== lane 1 ==
// multicycle_arithmetic
module multicycle_arithmetic(
    input clk, rst, start, 
    input [1:0] op, 
    input [7:0] a, b, 
    output reg done, 
    output reg [15:0] result
);
Size: ~38 I/O pins, ~9100 sq um of cells after synthesis.
Settings: LEC_CHECK=0, CAP_MARGIN=20, CORE_MARGIN=2, CORE_UTILIZATION=70, CTS_CLUSTER_DIAMETER=218, CTS_CLUSTER_SIZE=37, SLEW_MARGIN=20; clock period 32.5 ns.
run.sh (not shown) runs the stock make flow with config.mk's settings and CLKGATE_MAP_FILE=.
Lane 1 never completed, since it errored out during 4_1_cts.
The following lists how lane 2 was set up differently from lane 1:
# lane 1
export LEC_CHECK = 0
export CAP_MARGIN = 20
export CORE_MARGIN = 2
export CORE_UTILIZATION = 70
export CTS_CLUSTER_DIAMETER = 218
export CTS_CLUSTER_SIZE = 37
export SLEW_MARGIN = 20
create_clock -name core_clock -period 32.5 [get_ports {clk}]
# lane 2
export LEC_CHECK = 0
export CAP_MARGIN = 20
export CORE_MARGIN = 2
export CORE_UTILIZATION = 40
export SLEW_MARGIN = 20
create_clock -name core_clock -period 35.0 [get_ports {clk}]
Notes after the runs:
Lane 2 ended with every stage complete and zero timing, DRC or antenna violations.
Row count, lane 2 vs lane 1: up by more than a quarter
Of lane 1 and lane 2, the run reporting the lower minimum setup slack after placement was lane 1.
As far as synthesized chip area reported by yosys goes, lane 1 and lane 2 are indistinguishable; the numbers are identical.
When the final numbers for lane 1 and lane 2 were put side by side, the die height turned out to be greater in lane 2.
Synthesized area divided by synthesized cell count: lane 2 vs lane 1 identical
Area of the core (lane 2 over lane 1): increase, 78%
[compare] base=lane 1 new=lane 2: final RePlAce weighted congestion saw a decrease; HPWL reported at the end of detailed placement fell by 14%; horizontal die size rose by about 30%.


run A:
Starting RTL as in the previous note.
Settings: LEC_CHECK=0, ABC_AREA=1, CAP_MARGIN=25, CELL_PAD_IN_SITES_DETAIL_PLACEMENT=2, CORE_MARGIN=2, CORE_UTILIZATION=60, CTS_CLUSTER_SIZE=33, PLACE_DENSITY_LB_ADDON=0.26, SLEW_MARGIN=15; clock period 35.0 ns.
What ended run A was a tool error in detailed placement; the run never finished.
For run B, these inputs were changed with respect to run A:
Settings: an added CTS_CLUSTER_DIAMETER of 290; a change of CTS_CLUSTER_SIZE from 33 to 100; a change of SLEW_MARGIN from 15 to 0; an added SETUP_SLACK_MARGIN of -1.62; a deleted PLACE_DENSITY_LB_ADDON that had been 0.26; a change of CAP_MARGIN from 25 to 20; a change of CORE_UTILIZATION from 60 to 59; an added TNS_END_PERCENT of 25; a deleted CELL_PAD_IN_SITES_DETAIL_PLACEMENT that had been 2.
Findings:
Out of run B and run A, the only run to close with the timing, DRC and antenna checks passing was run B. For run A, the flow was terminated by a tool error in detailed placement and produced no final design. Taking run A as the reference, in run B count of mapped cells out of synthesis ~0 delta, core utilization before placement shows a reduction of 0.45 points, die extent in y moved up, floorplan die area increased by 270 um^2 relative to the old numbers, summed standard-cell area reported by yosys was more or less identical. Run A -> run B: total core area increased slightly. Compared run B against run A; simple-gate share of the synthesized area within noise. For the die width, run B came in about 0.8% higher than run A did. Taking run B over run A, the final estimated routing congestion in global placement ratio works out to 1.05.
The inputs of run C differ from those of run B as listed below.
Settings: a deleted TNS_END_PERCENT that had been 25; a deleted SETUP_SLACK_MARGIN that had been -1.62; a deleted CTS_CLUSTER_DIAMETER that had been 290; a change of SLEW_MARGIN from 0 to 20; a deleted ABC_AREA that had been 1; a change of CORE_UTILIZATION from 59 to 40; an added PLACE_DENSITY_LB_ADDON of 0.26; a change of CTS_CLUSTER_SIZE from 100 to 33; a change of CAP_MARGIN from 20 to 30.
Findings:
The run with more routed wire is run C, not run B.
Core utilization (run C over run B): decrease, 18 points
Going from run B to run C, setup slack has decreased, initial core utilization down 20 points, multi-input logic portion of the cell area +1.6 points, tally of non-filler cells in the final layout now smaller, die outline height +20%.
Looking at biggest combinational cell group after synthesis, the simple AND/OR/NAND/NOR gates result is from run B; the adder cells one comes from run C.
### run C -> run D
Settings: TNS_END_PERCENT newly set to 70; CTS_CLUSTER_SIZE removed (was 33); CORE_ASPECT_RATIO newly set to 1.35; ABC_AREA newly set to 1; CORE_UTILIZATION changed from 40 to 53; CORE_MARGIN changed from 2 to 6; GPL_TIMING_DRIVEN newly set to 0; SETUP_SLACK_MARGIN newly set to 5.0; PLACE_DENSITY_LB_ADDON changed from 0.26 to 0.06; CAP_MARGIN changed from 30 to 15.
## What came out
- Run D ended with every stage complete and zero timing, DRC or antenna violations.
- Changes observed in run D relative to run C: share of synthesized area occupied by flip-flops and latches barely changed, smallest hold slack dropped 0.0072 ns, met3 global-route usage climbed 0.36 points.
- Run D: number of nets in the final layout higher than run C
- Netlist area before placement | run D above run C
- From run C to run D the numbers moved as follows: final wirelength went down, sequential share of layout area went down.
- Compared with run C, run D shows a maximum single-stage delay on the critical path that is 0.19 ns lower.
Setup changes, run D to run E
Settings: removing CORE_ASPECT_RATIO (formerly 1.35); removing SETUP_SLACK_MARGIN (formerly 5.0); removing GPL_TIMING_DRIVEN (formerly 0); setting CTS_CLUSTER_SIZE to 15 for the first time; changing CORE_UTILIZATION from 53 to 26; setting HOLD_SLACK_MARGIN to -0.08 for the first time; changing CORE_MARGIN from 6 to 2; changing CAP_MARGIN from 15 to 20; removing PLACE_DENSITY_LB_ADDON (formerly 0.06); removing TNS_END_PERCENT (formerly 70); removing ABC_AREA (formerly 1).
### Flow results
Run E: all stages complete, timing, DRC and antenna checks passed. Number of global-route vias before repair for run E is lower than for run D. Core occupancy in the finished layout is higher on run D. Compound-gate portion of the synthesized area, run D and run E: higher on run E. More vias were needed by run D than by run E. On run E: worst-case setup margin in the final layout is 2.00 ns lower than what run D gave. Number of rows in the core area, run D and run E: smaller value in run D.
Edits applied to the flow inputs when going from run E to run F:
Settings: CORE_MARGIN now 6, was 2; ABC_AREA now 1, previously not set; CTS_CLUSTER_SIZE no longer set, was 15; GPL_TIMING_DRIVEN now 0, previously not set; HOLD_SLACK_MARGIN no longer set, was -0.08; CORE_UTILIZATION now 31, was 26; CAP_MARGIN now 30, was 20; PLACE_DENSITY_LB_ADDON now 0.06, previously not set; CORE_ASPECT_RATIO now 1.35, previously not set.
Findings:
- Run F vs. run E: smallest setup slack after layout up 1.14 ns; total iterations of the first detailed-routing run moved down; register fraction of the total cell area barely changed.
- Of run F and run E, it is run F that has the higher count of buffers added by post-CTS timing repair for setup.
- Run comparison: run F cell at the slowest stage of the critical path sky130_fd_sc_hd__clkdlybuf4s50_1; run E cell at the slowest stage of the critical path sky130_fd_sc_hd__or4_4
- Wire length of run F falls short of that of run E by a little under 10%.
- Of the two values seen for combinational family with the most area after synthesis, simple AND/OR/NAND/NOR gates was produced by run F and adder cells by run E.
- When run F is measured against run E, its via count of the first global-routing pass turns out 1.8% lower.
- Summary: with run E as the reference, wire length of the first global-routing pass in run F moved down by a few percent.


P:
multicycle_arithmetic again, from the RTL that the note above started with.
clock: 13.5 ns
lec_check: 0
abc_area: 1
cap_margin: 20
core_aspect_ratio: 0.5
core_margin: 2
core_utilization: 72
cts_cluster_diameter: 350
cts_cluster_size: 98
place_density: 0.85
slew_margin: 20
tns_end_percent: 10
P failed in detailed placement with DPL-0033.
## Diff of input files: Q against P
Settings: swapping 98 for 14 in CTS_CLUSTER_SIZE; swapping 350 for 218 in CTS_CLUSTER_DIAMETER; clearing TNS_END_PERCENT, which used to be 10; clearing CORE_ASPECT_RATIO, which used to be 0.5; clearing PLACE_DENSITY, which used to be 0.85; swapping 72 for 70 in CORE_UTILIZATION; swapping 13.5 for 29.9 in the clock period (ns, I/O delays scaled along).
==> results <==
No final results exist for Q, since it was stopped by error DPL-0033 during clock tree synthesis. No final results exist for P, since it was stopped by error DPL-0033 during detailed placement. For final estimated routing congestion in global placement, Q and P come out practically identical. In the reports for Q and P, the smaller initial core utilization belongs to Q. Compared with P, horizontal die dimension in Q decreased by more than a quarter. Looking only at area of the die, and setting everything else aside, the lower value of Q and P goes to P.
Input changes introduced in R (baseline for comparison: Q):
Settings: CTS_CLUSTER_DIAMETER removed (was 218); CORE_UTILIZATION changed from 70 to 40; CTS_CLUSTER_SIZE removed (was 14); ABC_AREA removed (was 1); the clock period (ns, I/O delays scaled along) changed from 29.9 to 34.5.
==> comparison <==
Summary of R over Q: overall chip area rose 69%; post-synthesis xor/xnor area fraction fell 1.1 points.
Compared with Q, R shows a higher number of rows created at floorplan.
Going from Q to R, area of the mapped netlist shrank slightly.
R: flow completed, timing, DRC and antenna clean
Side by side, distinct cell type count after synthesis turned out higher in R than in Q.
Diff Q -> R: half-perimeter wire length after detailed placement has decreased.
In R, the number of placed instances with taps included came out about 14% below the value in Q.
Diff Q -> R | instance tally after logic synthesis | decrease of 17%
Setup changes, R to S
Settings: swapping 40 for 62 in CORE_UTILIZATION; swapping 34.5 for 35.7 in the clock period (ns, I/O delays scaled along).
==> results <==
S vs. R: final core utilization rose by 24 points, global routing usage summed across all routing layers rose by 11 points.
NOTE: post-route clock period utilization in S falls short of that of R
Compared S against R; synthesized area within noise.
Compared to R, S was floorplanned on a smaller die.


## build 36
Starting RTL as in the previous note.
clock: 35.0 ns
lec_check: 0
abc_area: 1
cap_margin: 5
cell_pad_in_sites_global_placement: 3
core_aspect_ratio: 1.35
core_margin: 6
core_utilization: 53
gpl_timing_driven: 0
place_density_lb_addon: 0.06
setup_slack_margin: 5.0
slew_margin: 20
tns_end_percent: 70
For build 36, the flow was terminated by a tool error in global placement without I/O (3_1_place_gp_skip_io) and produced no final design.
## Diff of input files: build 10 against build 36
- SLEW_MARGIN now 15, was 20
- PLACE_DENSITY_LB_ADDON now 0.19, was 0.06
- CELL_PAD_IN_SITES_GLOBAL_PLACEMENT no longer set, was 3
- GPL_ROUTABILITY_DRIVEN now 1, previously not set
- CELL_PAD_IN_SITES_DETAIL_PLACEMENT now 2, previously not set
- CORE_MARGIN now 7, was 6
- SETUP_SLACK_MARGIN now 3.9, was 5.0
- CORE_UTILIZATION now 56, was 53
- CAP_MARGIN now 40, was 5
- GPL_TIMING_DRIVEN no longer set, was 0
- CORE_ASPECT_RATIO no longer set, was 1.35
- CTS_CLUSTER_SIZE now 33, previously not set
- TNS_END_PERCENT no longer set, was 70
==> results <==
- Build 36 and build 10 ended up with nearly the same number of cell instances after yosys synthesis.
- Comparing build 36 and build 10, the lower vertical extent of the die is on build 10.
- Compared with build 36, build 10 shows number of placement rows lower by 9.
- Build 10 vs. build 36: synthesized area shows no meaningful change; synthesized-area fraction occupied by adder cells shows no meaningful change; die area shows a reduction of about 2.4%.
- Seen in the log of build 10: DPL-0033 during detailed placement (3_5_place_dp), after which the run never completed.
- X dimension of the die: build 10 vs build 36 up about 13%
- Comparing build 36 against build 10, there is no change at all in synthesis area per yosys.
--- input diff build 10..build 58 ---
- HOLD_SLACK_MARGIN now -0.08, previously not set
- PLACE_DENSITY_LB_ADDON no longer set, was 0.19
- SETUP_SLACK_MARGIN now -1.64, was 3.9
- CORE_UTILIZATION now 59, was 56
- CTS_CLUSTER_SIZE now 15, was 33
- CAP_MARGIN now 20, was 40
- GPL_ROUTABILITY_DRIVEN no longer set, was 1
- TNS_END_PERCENT now 5, previously not set
- ABC_AREA no longer set, was 1
- CORE_MARGIN now 2, was 7
- SLEW_MARGIN now 20, was 15
- CELL_PAD_IN_SITES_DETAIL_PLACEMENT no longer set, was 2
Results
Taking build 10 over build 58, the synthesized instance count ratio works out to 1.2.
Build 58 finished all stages; however, its layout fails the closing checks, the failures being negative setup slack.
Y dimension of the die, build 58 vs build 10: down by more than 10%
Delta(width of the chip, build 58 - build 10) < 0
Delta(synthesized area, build 58 - build 10) < 0
Taking build 58 as 1.0, build 10 lands at 0.843 on synthesized area per cell.
Build 58: adder and majority gate portion of the synthesized area is 0.47 points higher than what build 10 reported.
Run comparison: build 10 combinational family with the most area after synthesis simple AND/OR/NAND/NOR gates; build 58 combinational family with the most area after synthesis adder cells
On sequential-to-total area share from yosys stat, build 10 tracks build 58 almost exactly.
The site row count in build 58 sits about 2.2% below the value recorded for build 10.
Compared with build 10, build 58 shows a higher weighted congestion reported at the end of routability-driven placement.
In the tables for build 10 and build 58, count of different cell masters after synthesis reads higher with build 58.
